== build 12 ==
==> flow/design.v (excerpt) <==
module cordic (
    input wire clk,
    input wire rst,
    input wire                        valid_i,
    input wire signed [16:0]    x_i,
    input wire signed [16:0]    y_i,
    output wire                        valid_o,
    output wire signed [16:0]    x_o,
    output wire signed [16:0]    y_o
    );
Size in the first run: ~6500 cells after synthesis, ~520 flip-flops, about 0.044 mm2 of cells after synthesis.
Settings: LEC_CHECK=0, ABC_AREA=1, CAP_MARGIN=20, CORE_ASPECT_RATIO=0.5, CORE_MARGIN=2, CORE_UTILIZATION=72, CTS_CLUSTER_DIAMETER=400, CTS_CLUSTER_SIZE=100, MAX_ROUTING_LAYER=met4, PLACE_DENSITY=0.42, SETUP_SLACK_MARGIN=0.58, SLEW_MARGIN=20; clock period 2.54 ns.
run.sh (not shown) runs the stock make flow with config.mk's settings and CLKGATE_MAP_FILE=.
What ended build 12 was a tool error in 3_5_place_dp; the run never finished.
## Diff of input files: build 34 against build 12
==> flow/config.mk <==
export PLATFORM = sky130hd
export DESIGN_NAME = cordic
export DESIGN_NICKNAME = cordic
export VERILOG_FILES = /design/flow/design.v
export SDC_FILE = /design/flow/constraint.sdc
export NUM_CORES = 4
export LEC_CHECK = 0
export CAP_MARGIN = 20
export CORE_MARGIN = 2
export CORE_UTILIZATION = 12
export SLEW_MARGIN = 20
==> flow/constraint.sdc <==
create_clock -name core_clock -period 5.85 [get_ports {clk}]
set_input_delay 1.1700 -clock core_clock [delete_from_list [all_inputs] [get_ports {clk}]]
set_output_delay 1.1700 -clock core_clock [all_outputs]
set_load 0.01 [all_outputs]
[summary]
- Taking build 12 as the reference, in build 34 fraction of the core area occupied by cells at floorplan now smaller, net count of the mapped netlist now smaller, post-synthesis sequential area ratio now larger.
- Having completed the whole flow, build 34 delivered a layout that passed the timing, DRC and antenna checks.
- Compared with build 12, in build 34 area inside the core boundary rose 480%; synthesized chip area reported by yosys now sits lower; number of cells in Yosys stat down 19%; number of library cell types mapped by synthesis climbed 33%; AND-OR/OR-AND share of the synthesized area -4.1 points.
- Taking build 12 as the reference, in build 34 adder and majority gate portion of the synthesized area rose 0.95 points, area share of xor/xnor cells in the synthesized design higher, area enclosed by the die boundary went up about 460%.
Inputs modified between build 34 and build 28:
diff --git a/flow/config.mk b/flow/config.mk
--- a/flow/config.mk
+++ b/flow/config.mk
@@ -8,4 +8,4 @@
 export CAP_MARGIN = 20
 export CORE_MARGIN = 2
-export CORE_UTILIZATION = 12
+export CORE_UTILIZATION = 64
 export SLEW_MARGIN = 20
==> flow/constraint.sdc <==
create_clock -name core_clock -period 3.07 [get_ports {clk}]
set_input_delay 0.6140 -clock core_clock [delete_from_list [all_inputs] [get_ports {clk}]]
set_output_delay 0.6140 -clock core_clock [all_outputs]
set_load 0.01 [all_outputs]
--- outcome ---
- Run status, build 28: aborted in 5_1_grt, error DPL-0038
- Diff build 34 -> build 28 | die span in y | down by more than half
- Reported for build 28 and build 34, number of levels the H-tree was split into turned out identical to the last digit.
- Comparing build 28 and build 34, the lower cell area after placement is on build 34.
- Comparing build 28 with build 34, the area reported by Yosys stat came out essentially unchanged.
- Per the comparison of build 28 with build 34, routability congestion estimate went up about 9%, floorplan core density increased by 53 points relative to the old numbers, net count after synthesis stayed essentially flat.
Modified inputs, build 93 compared to build 28
diff --git a/flow/config.mk b/flow/config.mk
--- a/flow/config.mk
+++ b/flow/config.mk
@@ -8,4 +8,6 @@
 export CAP_MARGIN = 20
 export CORE_MARGIN = 2
-export CORE_UTILIZATION = 64
+export CORE_UTILIZATION = 72
+export CTS_CLUSTER_DIAMETER = 400
+export CTS_CLUSTER_SIZE = 100
 export SLEW_MARGIN = 20
==> flow/constraint.sdc <==
create_clock -name core_clock -period 2.54 [get_ports {clk}]
set_input_delay 0.5080 -clock core_clock [delete_from_list [all_inputs] [get_ports {clk}]]
set_output_delay 0.5080 -clock core_clock [all_outputs]
set_load 0.01 [all_outputs]
Notes after the runs:
Relative to build 28, area inside the core boundary has decreased by about 11% in build 93.
Build 28 → build 93: register area share after synthesis essentially unchanged; die span in y decreased 5.6%; area reported by Yosys stat essentially unchanged; cell area after technology mapping essentially unchanged.
Compared to build 28, build 93 has starting density of the core 7.7 points higher.
In the summary table, build 93 is marked failed, with error DPL-0033 raised in 3_5_place_dp.
Build 93 and build 28 ended up with roughly the same average footprint of a synthesized cell.
Build 93 vs build 28, die size went down by 11%.
For build 36, these inputs were changed with respect to build 93:
diff --git a/flow/config.mk b/flow/config.mk
--- a/flow/config.mk
+++ b/flow/config.mk
@@ -9,5 +9,5 @@
 export CORE_MARGIN = 2
 export CORE_UTILIZATION = 72
-export CTS_CLUSTER_DIAMETER = 400
-export CTS_CLUSTER_SIZE = 100
+export PLACE_DENSITY = 0.66
+export SETUP_SLACK_MARGIN = 0.42
 export SLEW_MARGIN = 20
==> flow/constraint.sdc <==
create_clock -name core_clock -period 4.11 [get_ports {clk}]
set_input_delay 0.8220 -clock core_clock [delete_from_list [all_inputs] [get_ports {clk}]]
set_output_delay 0.8220 -clock core_clock [all_outputs]
set_load 0.01 [all_outputs]
==> comparison <==
As the logs show, build 36 stopped at 5_1_grt after a tool error, so it never reached the end of the flow. Build 93 and build 36 ended up with nearly the same top-level I/O count. From build 93 to build 36 the numbers moved as follows: yosys-reported design area after synthesis ~0 delta; effective utilization at floorplan now sits at about the same level; site row count shows no meaningful change; final RePlAce weighted congestion lost 6.1%. Diff build 36..build 93 | synthesized area | unchanged. The number of distinct library cell variants in the gate-level netlist after synthesis was comparable across build 93 and build 36.

========
## xenon
cordic again, from the RTL that the note above started with.
Settings: LEC_CHECK=0, CAP_MARGIN=20, CORE_MARGIN=2, CORE_UTILIZATION=70, CTS_CLUSTER_SIZE=89, SETUP_SLACK_MARGIN=1.12, SLEW_MARGIN=20; clock period 3.98 ns.
| xenon | all stages done | FAIL | max-capacitance violations, negative setup slack |
Changes in quartz relative to xenon:
Settings: SETUP_SLACK_MARGIN removed (was 1.12); CTS_CLUSTER_SIZE removed (was 89); CORE_MARGIN changed from 2 to 7; CELL_PAD_IN_SITES_GLOBAL_PLACEMENT newly set to 2; CORE_UTILIZATION changed from 70 to 40; the clock period (ns, I/O delays scaled along) changed from 3.98 to 4.6.
quartz went all the way through synthesis, placement and routing and the layout is clean on timing, DRC and antenna.
quartz vs. xenon: stage delay of the slowest cell on the critical path -0.07 ns; share of cell area taken by multi-input logic gates -0.35 points; largest driver fanout on the critical path -4; total via count in the routed design -13,545.
The higher synthesis-to-finish area growth of xenon and quartz is in xenon.
The run showing the greater data arrival time at the worst-slack endpoint is xenon.
quartz against xenon: overall routed net length now sits lower.
quartz: critical path required time higher than xenon
Modified inputs, maple compared to quartz
Settings: CORE_MARGIN: 7 -> 2; CELL_PAD_IN_SITES_GLOBAL_PLACEMENT: 2 -> unset; CORE_UTILIZATION: 40 -> 64; the clock period (ns, I/O delays scaled along): 4.6 -> 3.04.
Comparing maple and quartz, the one run not ending clean was maple.
maple: it failed with a tool error in global routing (5_1_grt), so there are no final results.
Of maple and quartz, maple shows the lower total number of H-tree levels, with quartz above it.
quartz → maple: total number of placement rows decreased by about 20% relative to the old numbers, die area down 46,000 um^2, initial standard-cell utilization of the core +24 points.
Diff quartz -> maple: minimum setup slack after placement dropped 1.21 ns, number of instances in the synthesized netlist roughly the same.
Going from quartz to maple, total clock buffers created by CTS went down by 16%, and-or/or-and share of the synthesized area was more or less identical.
Reported for maple and quartz, maximum buffer depth of the clock tree turned out identical to the last digit.
Going from quartz to maple, total clock sinks about even; die span in x went down.
Changes in raven relative to maple:
Settings: CORE_UTILIZATION now 40, was 64; the clock period (ns, I/O delays scaled along) now 4.47, was 3.04.
==> comparison <==
maple -> raven: area of the core increased by more than half. raven ran to completion and came out clean on the timing, DRC and antenna checks. raven vs. maple: maximum root-to-sink buffer count saw little to no change, row count shows an increase of about 27%, post-cts repair resize count went down 461, die size picked up an extra about 60%, synthesized cell count held steady. On raven: total half-perimeter wirelength after legalization and detailed placement is 11% lower than what maple gave.
### raven -> pepper
Settings: PLACE_DENSITY newly set to 0.42; CTS_CLUSTER_SIZE newly set to 100; CORE_UTILIZATION changed from 40 to 72; ABC_AREA newly set to 1; CTS_CLUSTER_DIAMETER newly set to 400; SETUP_SLACK_MARGIN newly set to 0.58; the clock period (ns, I/O delays scaled along) changed from 4.47 to 2.54.
### Flow results
pepper: aborted in detailed placement (3_5_place_dp) (tool error). [pepper vs raven] die boundary height: lower in pepper. pepper vs raven: die size down. pepper reports a higher area fraction in compound gates after synthesis than raven does. In the metrics for raven and pepper, the one carrying the higher share of the yosys chip area belonging to registers is raven. pepper gives less area share of xor/xnor cells in the synthesized design than raven did.

========
== run A ==
Starting RTL as in the previous note.
Settings: LEC_CHECK=0, CAP_MARGIN=40, CELL_PAD_IN_SITES_GLOBAL_PLACEMENT=2, CORE_ASPECT_RATIO=0.59, CORE_MARGIN=8, CORE_UTILIZATION=17, CTS_CLUSTER_DIAMETER=46, GPL_ROUTABILITY_DRIVEN=0, GPL_TIMING_DRIVEN=1, MAX_ROUTING_LAYER=met5, MIN_ROUTING_LAYER=met2, SETUP_SLACK_MARGIN=0.31, SLEW_MARGIN=35, TNS_END_PERCENT=15; clock period 3.09 ns.
To summarise run A: no stage aborted, but the layout did not pass its checks, failing on negative setup slack.
Edits applied to the flow inputs when going from run A to run B:
- SLEW_MARGIN: 35 -> 20
- MIN_ROUTING_LAYER: met2 -> unset
- MAX_ROUTING_LAYER: met5 -> unset
- GPL_ROUTABILITY_DRIVEN: 0 -> unset
- SETUP_SLACK_MARGIN: 0.31 -> unset
- TNS_END_PERCENT: 15 -> unset
- CAP_MARGIN: 40 -> 20
- CELL_PAD_IN_SITES_GLOBAL_PLACEMENT: 2 -> unset
- CTS_CLUSTER_DIAMETER: 46 -> unset
- GPL_TIMING_DRIVEN: 1 -> unset
- CORE_MARGIN: 8 -> 2
- CORE_ASPECT_RATIO: 0.59 -> unset
- CORE_UTILIZATION: 17 -> 61
- the clock period (ns, I/O delays scaled along): 3.09 -> 4.47
## What came out
Run B ran to completion and came out clean on the timing, DRC and antenna checks.
Compared with run A, in run B sequential share of layout area up 6.6 points, floorplan row count now sits lower, transition time of the tightest slew-check pin lower.
Compared with run A, wire length reported by the detailed router in run B decreased by more than a quarter.
The uppermost metal layer occupied by signal nets comes out met5 in one run and met4 in the other, namely in run A and run B respectively.
Run B reports its destination of the critical timing path as genblk1[2].U.x_1[16] while run A reports genblk1[2].U.y_1[14].
Delta (run B minus run A): count of clock-buffer cells in the layout down 20; area overhead of the layout relative to synthesis shrank by 49 points; hold slack shows an increase of 0.26 ns.
Input-level comparison between run C and run B:
- an added SETUP_SLACK_MARGIN of -0.29
- a change of CORE_UTILIZATION from 61 to 68
- a change of the clock period (ns, I/O delays scaled along) from 4.47 to 4.11
Results
- Run B reached the final stage; the timing, DRC and antenna checks on its layout passed.
- From the logs: run C reached the end of the flow and failed the layout checks with negative setup slack.
- [compare] base=run B new=run C: peak clock frequency supported by timing went up; sequential cell count of the final layout has remained practically unchanged.
- Run C vs run B: first-iteration DRC count up by more than a quarter
- Compared with run B, run C shows a lower transition time of the tightest slew-check pin.
- Combined flip-flop and latch cell area of run C is on par with run B.
- Run C leaves less setup margin than run B.
- Going from run B to run C, worst relative slew slack up 8.9 points, final-layout worst hold slack moved up.
- Run comparison: run B launch point of the worst path genblk1[1].U.y_1[3]; run C launch point of the worst path genblk1[1].U.y_1[2]
Inputs modified between run C and run D:
- CORE_UTILIZATION now 40, was 68
- SETUP_SLACK_MARGIN no longer set, was -0.29
- the clock period (ns, I/O delays scaled along) now 4.6, was 4.11
Between run C and run D, the final critical-path share of the clock period is lower for run D. Of run D and run C, it is run D that has the lower global-route usage. Run D ended up with more standard cells than run C. Between run C and run D, the worst setup slack after layout is lower for run C. Having completed the whole flow, run D delivered a layout that passed the timing, DRC and antenna checks. Run D does worse than run C on worst hold slack. Any difference in count of library flops with an enable pin between run D and run C is small enough to ignore. The run showing the greater minimum period implied by the final worst setup slack is run D.
The inputs of run E differ from those of run D as listed below.
- setting CTS_CLUSTER_SIZE to 31 for the first time
- setting SETUP_SLACK_MARGIN to -0.25 for the first time
- changing CORE_UTILIZATION from 40 to 70
- changing the clock period (ns, I/O delays scaled along) from 4.6 to 3.98
[summary]
Completing all stages was not enough for run E: its layout failed the final checks because of negative setup slack.
sky130_fd_sc_hd__or4b_4 as the slowest cell on the critical path was reported by run D, and sky130_fd_sc_hd__or4_1 by run E.
Run E vs. run D: first-pass GRT wire length increased by about 1.8% relative to the old numbers; fmax decreased by 4.7% relative to the old numbers; detailed router's first-iteration violation count increased by 53% relative to the old numbers; overall chip area decreased by 42% relative to the old numbers; routed length per instance increased by about 13% relative to the old numbers.
Summary — layout-stage area growth over the synthesis result, run E relative to run D: higher, by 5.4 points.
The measured slew at the worst slew-check pin of run E exceeds that of run D by 0.027 ns.
Between run E and run D, it is run E whose global-route met2 utilization is higher, by 25 points.
Final wirelength | run E above run D

========
## nickel
cordic again, from the RTL that the note above started with.
Settings: LEC_CHECK=0, ABC_AREA=1, CAP_MARGIN=20, CELL_PAD_IN_SITES_GLOBAL_PLACEMENT=2, CORE_MARGIN=3, CORE_UTILIZATION=40, GPL_ROUTABILITY_DRIVEN=0, PLACE_DENSITY_LB_ADDON=0.08, SETUP_SLACK_MARGIN=1.05, SLEW_MARGIN=20; clock period 4.29 ns.
nickel: PASS, flow complete, no timing, DRC or antenna violations
Inputs modified between nickel and juniper:
diff --git a/flow/config.mk b/flow/config.mk
--- a/flow/config.mk
+++ b/flow/config.mk
@@ -8,8 +8,11 @@
 export ABC_AREA = 1
 export CAP_MARGIN = 20
-export CELL_PAD_IN_SITES_GLOBAL_PLACEMENT = 2
+export CELL_PAD_IN_SITES_DETAIL_PLACEMENT = 2
+export CELL_PAD_IN_SITES_GLOBAL_PLACEMENT = 1
 export CORE_MARGIN = 3
-export CORE_UTILIZATION = 40
+export CORE_UTILIZATION = 16
+export CTS_CLUSTER_DIAMETER = 399
 export GPL_ROUTABILITY_DRIVEN = 0
+export MAX_ROUTING_LAYER = met4
 export PLACE_DENSITY_LB_ADDON = 0.08
 export SETUP_SLACK_MARGIN = 1.05
==> flow/constraint.sdc <==
create_clock -name core_clock -period 4.52 [get_ports {clk}]
set_input_delay 0.9040 -clock core_clock [delete_from_list [all_inputs] [get_ports {clk}]]
set_output_delay 0.9040 -clock core_clock [all_outputs]
set_load 0.01 [all_outputs]
==> comparison <==
- Setup clock skew after layout deteriorates in juniper relative to nickel.
- Top achievable clock speed, juniper and nickel, lower one = juniper.
- juniper ends up with higher core area than nickel does.
- [juniper] final standard cell area without fillers rose about 5% relative to nickel
- Taking nickel as the reference, in juniper routed wire length +38%; area fraction in xor and xnor cells flat.
- Taking nickel as the reference point, the number of signal-net buffers in the layout of juniper rises by 16.
- A cell type of the slowest stage on the worst timing path of dfxtp_4 is what nickel shows, while ha_1 belongs to juniper.
### juniper -> tundra
==> flow/config.mk <==
export PLATFORM = sky130hd
export DESIGN_NAME = cordic
export DESIGN_NICKNAME = cordic
export VERILOG_FILES = /design/flow/design.v
export SDC_FILE = /design/flow/constraint.sdc
export NUM_CORES = 4
export LEC_CHECK = 0
export ABC_AREA = 1
export CAP_MARGIN = 20
export CELL_PAD_IN_SITES_DETAIL_PLACEMENT = 1
export CORE_MARGIN = 2
export CORE_UTILIZATION = 40
export SLEW_MARGIN = 20
==> flow/constraint.sdc <==
create_clock -name core_clock -period 4.6 [get_ports {clk}]
set_input_delay 0.9200 -clock core_clock [delete_from_list [all_inputs] [get_ports {clk}]]
set_output_delay 0.9200 -clock core_clock [all_outputs]
set_load 0.01 [all_outputs]
--- outcome ---
- Of juniper and tundra, the lower length of routed met3 wiring belongs to juniper.
- Taking juniper as the reference, in tundra combined area of the multi-input logic cells now sits lower.
